==> v25 <==
==> flow/design.v <==
module project_euler_17(
  input clk,
  input reset,
  output reg [3:0] ones_digit,
  output reg [3:0] tens_digit,
  output reg [3:0] hundreds_digit,
  output reg [15:0] letter_count,
  output reg done
);
  integer next_ones_digit;
  integer next_tens_digit;
  integer next_hundreds_digit;
  integer letters;
  always @(posedge clk or posedge reset)
  begin
    if (reset) begin
      ones_digit <= 0;
      tens_digit <= 0;
      hundreds_digit <= 0;
      letter_count <= 0;
      done <= 0;
    end
    else if (!done) begin
      next_ones_digit = 0;
      next_tens_digit = 0;
      next_hundreds_digit = 0;
      letters = 0;
      next_tens_digit[3:0] = tens_digit;
      next_hundreds_digit[3:0] = hundreds_digit;
      if (ones_digit == 9) begin
        next_ones_digit = 0;
        if (tens_digit == 9) begin
          next_tens_digit = 0;
          if (hundreds_digit == 9) begin
            next_hundreds_digit = 0;
            letters += 11;  
            done <= 1;
          end
          else
            next_hundreds_digit[3:0] = hundreds_digit + 1;
        end
        else
          next_tens_digit[3:0] = tens_digit + 1;
      end
      else
        next_ones_digit[3:0] = ones_digit + 1;
      if (next_tens_digit != 1) begin
        case (next_ones_digit)
          1: letters += 3;  
          2: letters += 3;  
          3: letters += 5;  
          4: letters += 4;  
          5: letters += 4;  
          6: letters += 3;  
          7: letters += 5;  
          8: letters += 5;  
          9: letters += 4;  
        endcase
        case (next_tens_digit)
          2: letters += 6;  
          3: letters += 6;  
          4: letters += 5;  
          5: letters += 5;  
          6: letters += 5;  
          7: letters += 7;  
          8: letters += 6;  
          9: letters += 6;  
        endcase
      end
      else begin
        case (next_ones_digit)
          0: letters += 3;  
          1: letters += 6;  
          2: letters += 6;  
          3: letters += 8;  
          4: letters += 8;  
          5: letters += 7;  
          6: letters += 7;  
          7: letters += 9;  
          8: letters += 8;  
          9: letters += 8;  
        endcase
      end
      case (next_hundreds_digit)
        1: letters += 10;  
        2: letters += 10;  
        3: letters += 12;  
        4: letters += 11;  
        5: letters += 11;  
        6: letters += 10;  
        7: letters += 12;  
        8: letters += 12;  
        9: letters += 11;  
      endcase
      if (next_hundreds_digit > 0 && ((next_ones_digit > 0) || (next_tens_digit > 0)))
        letters += 3;  
      ones_digit <= next_ones_digit[3:0];
      tens_digit <= next_tens_digit[3:0];
      hundreds_digit <= next_hundreds_digit[3:0];
      letter_count <= letter_count + letters[15:0];
    end
  end
endmodule
==> flow/run.sh <==
#!/bin/bash
# the make line also repeats each setting of config.mk as NAME=value (left out here)
make -C /OpenROAD-flow-scripts/flow DESIGN_CONFIG=/design/flow/config.mk WORK_HOME=/design/flow/orfs CLKGATE_MAP_FILE= finish
==> flow/config.mk <==
export PLATFORM = sky130hd
export DESIGN_NAME = project_euler_17
export DESIGN_NICKNAME = project_euler_17
export VERILOG_FILES = /design/flow/design.v
export SDC_FILE = /design/flow/constraint.sdc
export NUM_CORES = 4
export LEC_CHECK = 0
export CAP_MARGIN = 20
export CORE_MARGIN = 2
export CORE_UTILIZATION = 63
export SETUP_SLACK_MARGIN = 2.67
export SLEW_MARGIN = 20
export TNS_END_PERCENT = 20
==> flow/constraint.sdc <==
create_clock -name core_clock -period 10.0 [get_ports {clk}]
set_input_delay 2.0000 -clock core_clock [delete_from_list [all_inputs] [get_ports {clk}]]
set_output_delay 2.0000 -clock core_clock [all_outputs]
set_load 0.01 [all_outputs]
==> v11 (differences from v25) <==
Settings changed: CORE_UTILIZATION 63 to 40, SETUP_SLACK_MARGIN 2.67 to unset, TNS_END_PERCENT 20 to unset.
==> flow/constraint.sdc (replaced) <==
create_clock -name core_clock -period 6.98 [get_ports {clk}]
set_input_delay 1.3960 -clock core_clock [delete_from_list [all_inputs] [get_ports {clk}]]
set_output_delay 1.3960 -clock core_clock [all_outputs]
set_load 0.01 [all_outputs]
==> v13 (differences from v25) <==
Settings changed: CORE_UTILIZATION 63 to 66, CTS_CLUSTER_DIAMETER set to 375, CTS_CLUSTER_SIZE set to 100, SETUP_SLACK_MARGIN 2.67 to unset, TNS_END_PERCENT 20 to unset.
==> flow/constraint.sdc (replaced) <==
create_clock -name core_clock -period 6.44 [get_ports {clk}]
set_input_delay 1.2880 -clock core_clock [delete_from_list [all_inputs] [get_ports {clk}]]
set_output_delay 1.2880 -clock core_clock [all_outputs]
set_load 0.01 [all_outputs]
==> v16 (differences from v25) <==
Settings changed: CORE_UTILIZATION 63 to 65, CTS_CLUSTER_DIAMETER set to 31, SETUP_SLACK_MARGIN 2.67 to unset, TNS_END_PERCENT 20 to unset.
==> flow/constraint.sdc (replaced) <==
create_clock -name core_clock -period 5.57 [get_ports {clk}]
set_input_delay 1.1140 -clock core_clock [delete_from_list [all_inputs] [get_ports {clk}]]
set_output_delay 1.1140 -clock core_clock [all_outputs]
set_load 0.01 [all_outputs]
==> qor summary <==
GR Layer Usage met2: v16 51.5%; v13 48.8%; v11 27.5%; v25 43.9%
Critical Path AT: v16 5.99 ns; v13 6.16 ns; v11 6.51 ns; v25 6.90 ns
Power of the clock network: v16 0.177 mW; v13 0.147 mW; v11 0.183 mW; v25 0.130 mW
Clock-pin slew on the worst setup and hold paths: v16 0.07 ns; v13 0.06 ns; v11 0.08 ns; v25 0.07 ns
Source-to-sink clock delay at the later pin of the worst-skew pair: v16 0.29 ns; v13 0.28 ns; v11 0.28 ns; v25 0.28 ns
Portion of total power attributed to combinational logic: v16 32.0%; v13 28.6%; v11 25.8%; v25 25.7%
Tool warning count: v16 31; v13 30; v11 28; v25 30
Outcome: v16 failed layout checks; v13 complete, no violations; v11 complete, no violations; v25 complete, no violations
Reasons for failing layout checks: v16 setup timing; v13 -; v11 -; v25 -
Total number of vias: v16 3,123; v13 2,917; v11 2,677; v25 2,729
Global-route track usage on met3: v16 4.27%; v13 6.35%; v11 3.23%; v25 4.03%
Number of clock buffers in the layout: v16 6; v13 6; v11 5; v25 6
Post-cts repair resize count: v16 4; v13 0; v11 0; v25 0
Final Setup Violations: v16 8; v13 0; v11 0; v25 0
Standard cell area after detailed placement: v16 3460 um2; v13 3310 um2; v11 3300 um2; v25 3180 um2
Power figures rest on the tool's default switching activity, not on a simulated workload.
